Setup of north:
==> flow/design.v <==
module modQ(clock, rst, start, inp, done, b_mod_out);
parameter n = 25;
input clock;
input rst;
input start;
input [n-1:0] inp;               
output reg done;
output reg [11:0] b_mod_out;
localparam [n-1:0] Q = 25'd3329;
reg busy;
reg [n-1:0] b;
wire [n-1:0] inp_capture = inp[n-1] == 1'b0 ? inp : ~inp + 1'b1;
reg  [4:0] r_shift;
reg  [9:0] temp_val;
always @(*)
begin
    if(inp_capture <= 25'd6912)
        begin r_shift = 5'd12; temp_val = 10'd2; end
    else if(inp_capture < 25'd51067)
        begin r_shift = 5'd13; temp_val = 10'd3; end
    else if(inp_capture < 25'd1025410)
        begin r_shift = 5'd14; temp_val = 10'd5; end
    else if(inp_capture < 25'd7575243)
        begin r_shift = 5'd15; temp_val = 10'd10; end
    else
        begin r_shift = 5'd19; temp_val = 10'd158; end
end
wire [n-1:0] s_val = (inp_capture >> r_shift) * temp_val;
wire [n-1:0] sQ    = s_val * Q;
wire [n-1:0] b_val = inp[n-1] == 1'b1 ? inp + sQ : inp - sQ;
always @(posedge clock)
begin
    if(rst)
        begin
        busy <= 1'b0;
        done <= 1'b0;
        end
    else
        begin
        done <= 1'b0;
        if(start)
            begin
            b <= b_val;
            busy <= 1'b1;
            end
        else if(busy)
            begin
            if(b[n-1])
                b <= b + Q;
            else if(b >= Q)
                b <= b - Q;
            else
                begin
                b_mod_out <= b[11:0];
                busy <= 1'b0;
                done <= 1'b1;
                end
            end
        end
end
endmodule
module jmod(clock, rst, start, j, t, jmod_out, ack);
parameter n = 4;
input clock;
input rst;
input start;
input [n:0] j;
input [n:0] t;
output reg [n:0] jmod_out;
output reg ack;
reg busy;
reg [n:0] w3;    
always @(posedge clock)
begin
    if(rst)
        begin
        busy <= 1'b0;
        ack <= 1'b0;
        end
    else
        begin
        ack <= 1'b0;
        if(start)
            begin
            w3 <= j - t;
            busy <= 1'b1;
            end
        else if(busy)
            begin
            if(w3[n])
                begin
                jmod_out <= w3 + t;
                busy <= 1'b0;
                ack <= 1'b1;
                end
            else
                w3 <= w3 - t;
            end
        end
end
endmodule
module index_GEN(j, t, i, jmod, tprev, index1, index2);
input [4:0] j;
input [4:0] t;
input [4:0] i;
input [4:0] jmod;
input [4:0] tprev;
output [4:0] index1;
output [4:0] index2;
wire [4:0] w1 = t - j;
wire w5 = w1[3] | ~(|w1);
wire w8 = |(i - 5'd2);
wire [4:0] w10 = w8 ? (jmod + tprev) : (j * 2);
assign index1 = w5 ? w10 : j;
assign index2 = index1 + t;
endmodule
module TW_gen(clock, rst, start, j, i, N, tw_ack, TW_out);
input clock;
input rst;
input start;
input [4:0] j;
input [4:0] i;
input [4:0] N;
output tw_ack;
output [11:0] TW_out;
wire [4:0] sel;
wire sel_ack;
wire [4:0] w1 = j << i;
wire [4:0] w2 = N >> i;
jmod REDC(clock, rst, start, w1, w2, sel, sel_ack);
reg g_busy;
reg g_done;
reg [4:0] count;
reg [15:0] G;
always @(posedge clock)
begin
    if(rst)
        begin
        g_busy <= 1'b0;
        g_done <= 1'b0;
        end
    else
        begin
        g_done <= 1'b0;
        if(sel_ack)
            begin
            G <= 16'd1;
            count <= sel;
            g_busy <= 1'b1;
            end
        else if(g_busy)
            begin
            if(count == 5'd0)
                begin
                g_busy <= 1'b0;
                g_done <= 1'b1;
                end
            else
                begin
                G <= (G << 5) + (G << 3);    
                count <= count - 1'b1;
                end
            end
        end
end
modQ MOD1(clock, rst, g_done, {9'b0, G}, tw_ack, TW_out);
endmodule
module BUFunit(clock, rst, start, u_inp, v_inp, tw_inp, x1_out, x2_out, ack);
parameter n = 25;
input clock;
input rst;
input start;
input [11:0] u_inp;
input [11:0] v_inp;
input [11:0] tw_inp;
output [11:0] x1_out;
output [11:0] x2_out;
output ack;
reg [n-1:0] w1, w3;
reg go;
reg busy, have1, have2;
wire d1, d2;
wire [n-1:0] w2 = {13'b0, u_inp} - {13'b0, v_inp};
always @(posedge clock)
begin
    if(start)
        begin
        w1 <= {13'b0, u_inp} + {13'b0, v_inp};
        w3 <= w2 * {13'b0, tw_inp};
        end
end
modQ MOD1(clock, rst, go, w1, d1, x1_out);
modQ MOD2(clock, rst, go, w3, d2, x2_out);
assign ack = busy & (have1 | d1) & (have2 | d2);
always @(posedge clock)
begin
    if(rst)
        begin
        go <= 1'b0;
        busy <= 1'b0;
        have1 <= 1'b0;
        have2 <= 1'b0;
        end
    else
        begin
        go <= start;
        if(go)
            begin
            busy <= 1'b1;
            have1 <= 1'b0;
            have2 <= 1'b0;
            end
        else if(ack)
            busy <= 1'b0;
        else
            begin
            if(d1) have1 <= 1'b1;
            if(d2) have2 <= 1'b1;
            end
        end
end
endmodule
module dualPortMemory(clock, load, load_data, rd_en, wr_en, addr1, addr2,
                      data_in1, data_in2, data_out1, data_out2, mem_flat);
input clock;
input load;
input [95:0] load_data;
input rd_en;
input wr_en;
input [2:0] addr1;
input [2:0] addr2;
input [11:0] data_in1;
input [11:0] data_in2;
output reg [11:0] data_out1;
output reg [11:0] data_out2;
output [95:0] mem_flat;
reg [11:0] NTT_RAM [0:7];
genvar g;
generate
    for(g = 0; g < 8; g = g + 1)
    begin : flat
        assign mem_flat[12*g +: 12] = NTT_RAM[g];
    end
endgenerate
integer k;
always @(posedge clock)
begin
    if(load)
        begin
        for(k = 0; k < 8; k = k + 1)
            NTT_RAM[k] <= load_data[12*k +: 12];
        end
    else if(wr_en)
        begin
        NTT_RAM[addr1] <= data_in1;
        NTT_RAM[addr2] <= data_in2;
        end
    if(rd_en)
        begin
        data_out1 <= NTT_RAM[addr1];
        data_out2 <= NTT_RAM[addr2];
        end
end
endmodule
module NTT_Controller(clock, rst, in_valid, in_ready, out_valid, load,
                      i, j, N, t, tprev, start1, idx_ack, start2, tw_ack,
                      start3, buf_ack, rd_en, wr_en);
parameter n = 5;
input clock;
input rst;
input in_valid;
output in_ready;
output out_valid;
output load;
output reg [n-1:0] i;
output reg [n-1:0] j;
output [n-1:0] N;
output reg [n-1:0] t;
output reg [n-1:0] tprev;
output start1;
input idx_ack;
output start2;
input tw_ack;
output start3;
input buf_ack;
output rd_en;
output wr_en;
localparam S_IDLE  = 4'b0000;
localparam S_STAGE = 4'b1001;
localparam S_BFLY  = 4'b0001;
localparam S_IDX   = 4'b0010;
localparam S_READ  = 4'b0011;
localparam S_TW    = 4'b0100;
localparam S_BUF   = 4'b0101;
localparam S_WRITE = 4'b0110;
localparam S_NEXT  = 4'b1000;
localparam S_DONE  = 4'b1010;
reg [3:0] state;
assign N         = 5'd8;
assign in_ready  = (state == S_IDLE) | (state == S_DONE);
assign out_valid = (state == S_DONE);
assign load      = in_ready & in_valid;
assign start1    = (state == S_BFLY) & (j < 5'd4);
assign rd_en     = (state == S_READ);
assign start2    = (state == S_READ);
assign start3    = (state == S_TW) & tw_ack;
assign wr_en     = (state == S_WRITE);
always @(posedge clock)
begin
    if(rst)
        state <= S_IDLE;
    else
        case(state)
        S_IDLE, S_DONE:
            if(in_valid)
                begin
                i <= 5'd0;
                j <= 5'd0;
                t <= 5'd4;
                tprev <= 5'd0;
                state <= S_STAGE;
                end
            else
                state <= S_IDLE;
        S_STAGE:
            if(i < 5'd3)
                state <= S_BFLY;
            else
                state <= S_DONE;
        S_BFLY:
            if(j < 5'd4)
                state <= S_IDX;
            else
                state <= S_NEXT;
        S_IDX:
            if(idx_ack)
                state <= S_READ;
        S_READ:
            state <= S_TW;
        S_TW:
            if(tw_ack)
                state <= S_BUF;
        S_BUF:
            if(buf_ack)
                state <= S_WRITE;
        S_WRITE:
            begin
            j <= j + 1'b1;
            state <= S_BFLY;
            end
        S_NEXT:
            begin
            tprev <= t;
            t <= t >> 1;
            i <= i + 1'b1;
            j <= 5'd0;
            state <= S_STAGE;
            end
        default:
            state <= S_IDLE;
        endcase
end
endmodule
module NTT_8point(clock, rst, in_valid, in_ready, x_in, out_valid, y_out);
input clock;
input rst;
input in_valid;
output in_ready;
input [95:0] x_in;
output out_valid;
output [95:0] y_out;
wire [4:0] i, j, N, t, tprev;
wire load, start1, start2, start3, rd_en, wr_en;
wire idx_ack, tw_ack, buf_ack;
wire [4:0] jmod_out, index1, index2;
wire [11:0] u_inp, v_inp, TW_out, x1_out, x2_out;
wire [95:0] mem_flat;
NTT_Controller CON1(clock, rst, in_valid, in_ready, out_valid, load,
                    i, j, N, t, tprev, start1, idx_ack, start2, tw_ack,
                    start3, buf_ack, rd_en, wr_en);
jmod JMOD1(clock, rst, start1, j, t, jmod_out, idx_ack);
index_GEN BUFINDEX1(j, t, i, jmod_out, tprev, index1, index2);
dualPortMemory MEM1(clock, load, x_in, rd_en, wr_en, index1[2:0], index2[2:0],
                    x1_out, x2_out, u_inp, v_inp, mem_flat);
TW_gen TWIDDLE1(clock, rst, start2, j, i, N, tw_ack, TW_out);
BUFunit BUF1(clock, rst, start3, u_inp, v_inp, TW_out, x1_out, x2_out, buf_ack);
assign y_out[12*0 +: 12] = mem_flat[12*0 +: 12];
assign y_out[12*1 +: 12] = mem_flat[12*4 +: 12];
assign y_out[12*2 +: 12] = mem_flat[12*2 +: 12];
assign y_out[12*3 +: 12] = mem_flat[12*6 +: 12];
assign y_out[12*4 +: 12] = mem_flat[12*1 +: 12];
assign y_out[12*5 +: 12] = mem_flat[12*5 +: 12];
assign y_out[12*6 +: 12] = mem_flat[12*3 +: 12];
assign y_out[12*7 +: 12] = mem_flat[12*7 +: 12];
endmodule
clock: 9.71 ns
lec_check: 0
cap_margin: 15
core_margin: 2
core_utilization: 72
cts_cluster_size: 40
slew_margin: 20
run.sh (not shown) runs the stock make flow with config.mk's settings and CLKGATE_MAP_FILE=.
In north the implementation completed, yet the final layout does not meet the checks, the culprit being negative setup slack.
Modified inputs, south compared to north
- an added HOLD_SLACK_MARGIN of -0.08
- an added MAX_ROUTING_LAYER of met4
- a change of CTS_CLUSTER_SIZE from 40 to 61
- a change of CAP_MARGIN from 15 to 10
- a change of SLEW_MARGIN from 20 to 35
- an added SETUP_SLACK_MARGIN of 1.34
- a change of the clock period (ns, I/O delays scaled along) from 9.71 to 9.63
Findings:
- Across north and south, no clean finish was achieved.
- Final checks on north, whose flow otherwise completed, came back failing, citing negative setup slack.
- Diff south..north | via count normalized by instance count | negligible
- south vs. north: via count of the first global-routing pass fell by about 0.8%, number of endpoints with negative hold slack in the final report stayed essentially flat, first-iteration DRC count rose by about 8%, required time of the critical path fell by 0.06 ns.
- The final cell area excluding filler cells of south was inferior to that of north.
### south -> east
- SLEW_MARGIN changed from 35 to 20
- CAP_MARGIN changed from 10 to 20
- HOLD_SLACK_MARGIN removed (was -0.08)
- SETUP_SLACK_MARGIN removed (was 1.34)
- CORE_UTILIZATION changed from 72 to 66
--- outcome ---
Of south and east, none finishes clean. | east | all stages done | FAIL | negative setup slack |. The flow for south finished, though final verification flagged negative setup slack. Initial antenna violation count in east is 1 below south. On global placer's final weighted congestion: east sits below south. Between south and east, first-iteration DRC count is higher for south, east comes in under that. Looking at setup-violating endpoint count in the final report across south and east, the one that comes out higher is south. Against south as the reference, east delivers a lower hold slack. east vs south, end point of the critical path: BUF1.MOD2.b[23] vs BUF1.MOD2.b[24]. south was larger in final cell area than east. Via count ends up higher on south.
What west does differently from east at the input level:
- a change of CTS_CLUSTER_SIZE from 61 to 74
- an added ABC_AREA of 1
- a change of CORE_UTILIZATION from 66 to 72
- an added PLACE_DENSITY of 0.64
- a deleted MAX_ROUTING_LAYER that had been met4
- a change of the clock period (ns, I/O delays scaled along) from 9.63 to 5.16
Of east and west, only west never reached the final stage.
Run status, west: aborted in global routing (5_1_grt), error GRT-0116
Compared with east, in west post-cts resize count now sits higher; worst slack at placement went down; number of clock buffers inserted by TritonCTS shrank by 2; number of setup buffers added after CTS increased 83; synthesized area roughly the same.
[compare] base=east new=west: synthesized chip area reported by yosys stayed essentially flat, chip area fell by 8.4%, total half-perimeter wirelength after legalization and detailed placement rose by about 37%.
For middle, these inputs were changed with respect to west:
- a deleted PLACE_DENSITY that had been 0.64
- a deleted CTS_CLUSTER_SIZE that had been 74
- a change of CORE_UTILIZATION from 72 to 57
- a change of the clock period (ns, I/O delays scaled along) from 5.16 to 9.18
==> comparison <==
- In the summary table, west is marked failed, with error GRT-0116 raised in global routing (5_1_grt).
- Although middle finished all stages, its layout failed final checks on negative setup slack.
- middle has cell count after placement below what west had.
- Post-DP HPWL delta (middle − west): favourable
- Re count of H-tree levels built during CTS: no difference whatsoever between west and middle.
- Delta (middle minus west): pre-CTS setup slack moved up, instance area after placement moved down.
